Setup of onyx:
// AHBPERIPH
module AHBPERIPH(
  input  wire        HCLK,
  input  wire        HRESETn,
  input  wire [31:0] HADDR,
  input  wire [1:0]  HTRANS,
  input  wire        HWRITE,
  input  wire [31:0] HWDATA,
  output wire [31:0] HRDATA,
  output wire        HREADY,
  input  wire        RsRx,
  output wire        RsTx,
  input  wire        capture_event,
  output wire        PWM_OUT,
  input  wire [15:0] GPIOIN,
  output wire [15:0] GPIOOUT,
  output wire [6:0]  seg,
  output wire        dp,
  output wire [3:0]  an,
  output wire        uart_irq,
  output wire        timer_irq,
  output wire        gpio_irq
);
Settings: LEC_CHECK=0, ABC_AREA=1, CAP_MARGIN=20, CELL_PAD_IN_SITES_DETAIL_PLACEMENT=1, CORE_MARGIN=2, CORE_UTILIZATION=27, MIN_ROUTING_LAYER=met1, PLACE_DENSITY_LB_ADDON=0.18, SETUP_SLACK_MARGIN=0.19, SLEW_MARGIN=0, TNS_END_PERCENT=30; clock period 10.0 ns.
run.sh (not shown) runs the stock make flow with config.mk's settings and CLKGATE_MAP_FILE=.
onyx finished every step from synthesis to the final layout, and the layout passed the timing, design-rule and antenna checks.
Here is what was changed in the inputs of nickel compared with onyx.
- PLACE_DENSITY newly set to 0.71
- CAP_MARGIN changed from 20 to 25
- TNS_END_PERCENT removed (was 30)
- CELL_PAD_IN_SITES_DETAIL_PLACEMENT removed (was 1)
- MIN_ROUTING_LAYER removed (was met1)
- CTS_CLUSTER_SIZE newly set to 87
- ABC_AREA removed (was 1)
- PLACE_DENSITY_LB_ADDON removed (was 0.18)
- CORE_UTILIZATION changed from 27 to 63
- SETUP_SLACK_MARGIN removed (was 0.19)
- CORE_MARGIN changed from 2 to 5
- the clock period (ns, I/O delays scaled along) changed from 10.0 to 9.17
--- outcome ---
In summary, nickel completed successfully, with a layout that passed the timing, design-rule and antenna checks. Met2 layer usage reported by global route: nickel vs onyx up 16 points. Reported for onyx and nickel, total negative slack turned out identical to the last digit. Critical path depth (nickel over onyx): decrease, 2. Lower slack of the critical path among onyx and nickel: nickel. Comparing onyx against nickel, there is no change at all in sequential cell count. nickel gives less register-to-register slack than onyx did. Going from onyx to nickel, total placed instance area shrank by more than 10%. The overall global routing resource usage reported for nickel is greater than that of onyx by 10 points. Between onyx and nickel, first-pass GRT wire length decreased. Area enclosed by the die boundary: nickel better than onyx. nickel ends up with lower area growth from synthesis to layout than onyx does.

---

AHBPERIPH again, from the RTL that the note above started with.
## AHBPERIPH
module AHBPERIPH(
  input  wire        HCLK,
  input  wire        HRESETn,
  input  wire [31:0] HADDR,
  input  wire [1:0]  HTRANS,
  input  wire        HWRITE,
  input  wire [31:0] HWDATA,
  output wire [31:0] HRDATA,
  output wire        HREADY,
  input  wire        RsRx,
  output wire        RsTx,
  input  wire        capture_event,
  output wire        PWM_OUT,
  input  wire [15:0] GPIOIN,
  output wire [15:0] GPIOOUT,
  output wire [6:0]  seg,
  output wire        dp,
  output wire [3:0]  an,
  output wire        uart_irq,
  output wire        timer_irq,
  output wire        gpio_irq
);
==> flow/config.mk <==
export PLATFORM = sky130hd
export DESIGN_NAME = AHBPERIPH
export DESIGN_NICKNAME = AHBPERIPH
export VERILOG_FILES = /design/flow/design.v
export SDC_FILE = /design/flow/constraint.sdc
export NUM_CORES = 4
export LEC_CHECK = 0
export ABC_AREA = 1
export CAP_MARGIN = 35
export CELL_PAD_IN_SITES_DETAIL_PLACEMENT = 2
export CORE_MARGIN = 6
export CORE_UTILIZATION = 35
export GPL_ROUTABILITY_DRIVEN = 1
export MAX_ROUTING_LAYER = met4
export PLACE_DENSITY_LB_ADDON = 0.17
export SETUP_SLACK_MARGIN = -0.14
export SLEW_MARGIN = 20
export TNS_END_PERCENT = 10
==> flow/constraint.sdc <==
create_clock -name core_clock -period 6.39 [get_ports {HCLK}]
set_input_delay 1.2780 -clock core_clock [delete_from_list [all_inputs] [get_ports {HCLK}]]
set_output_delay 1.2780 -clock core_clock [all_outputs]
set_load 0.01 [all_outputs]
The starting point finished clean.
Rerun with:
ABC_AREA = default   (was 1)
CAP_MARGIN = 20   (was 35)
CELL_PAD_IN_SITES_DETAIL_PLACEMENT = default   (was 2)
CORE_MARGIN = 2   (was 6)
CORE_UTILIZATION = 40   (was 35)
GPL_ROUTABILITY_DRIVEN = default   (was 1)
MAX_ROUTING_LAYER = default   (was met4)
PLACE_DENSITY = 0.6   (was default)
PLACE_DENSITY_LB_ADDON = default   (was 0.17)
SETUP_SLACK_MARGIN = default   (was -0.14)
TNS_END_PERCENT = default   (was 10)
clock period = 14.7 ns   (was 6.39 ns; I/O delays follow)
=> Sequential power drops by 54%. Cell area drops by 11%. Final cell count drops by about 37%. Synthesized area drops by 11%. Worst setup slack improves by 6.1 ns. Global-route usage drops by 6.6 points.
Rerun with:
CAP_MARGIN = 15   (was 20)
CORE_UTILIZATION = 72   (was 40)
CTS_CLUSTER_DIAMETER = 356   (was default)
MAX_ROUTING_LAYER = met4   (was default)
SETUP_SLACK_MARGIN = -0.39   (was default)
clock period = 4.06 ns   (was 14.7 ns; I/O delays follow)
This time the run completed and failed the layout checks on setup timing.
Area after synthesis stays the same.
Cell count came out lower by roughly a tenth.
Setup slack gets worse by 6.8 ns.
Rerun with:
CAP_MARGIN = 20   (was 15)
CORE_UTILIZATION = 40   (was 72)
CTS_CLUSTER_DIAMETER = default   (was 356)
MAX_ROUTING_LAYER = default   (was met4)
SETUP_SLACK_MARGIN = default   (was -0.39)
clock period = 10.0 ns   (was 4.06 ns; I/O delays follow)
Now the flow passed the timing, design-rule and antenna checks.
Count of clock-buffer cells in the layout is higher by 13.
Total power is lower by 57%.
Routed wire length is higher by 1.2%.
Worst setup slack gains 3.2 ns.
Sequential power is lower by 59%.
Clock skew is higher by 0.017 ns.
No activity file was given, so power comes from the tool's default toggle rates.
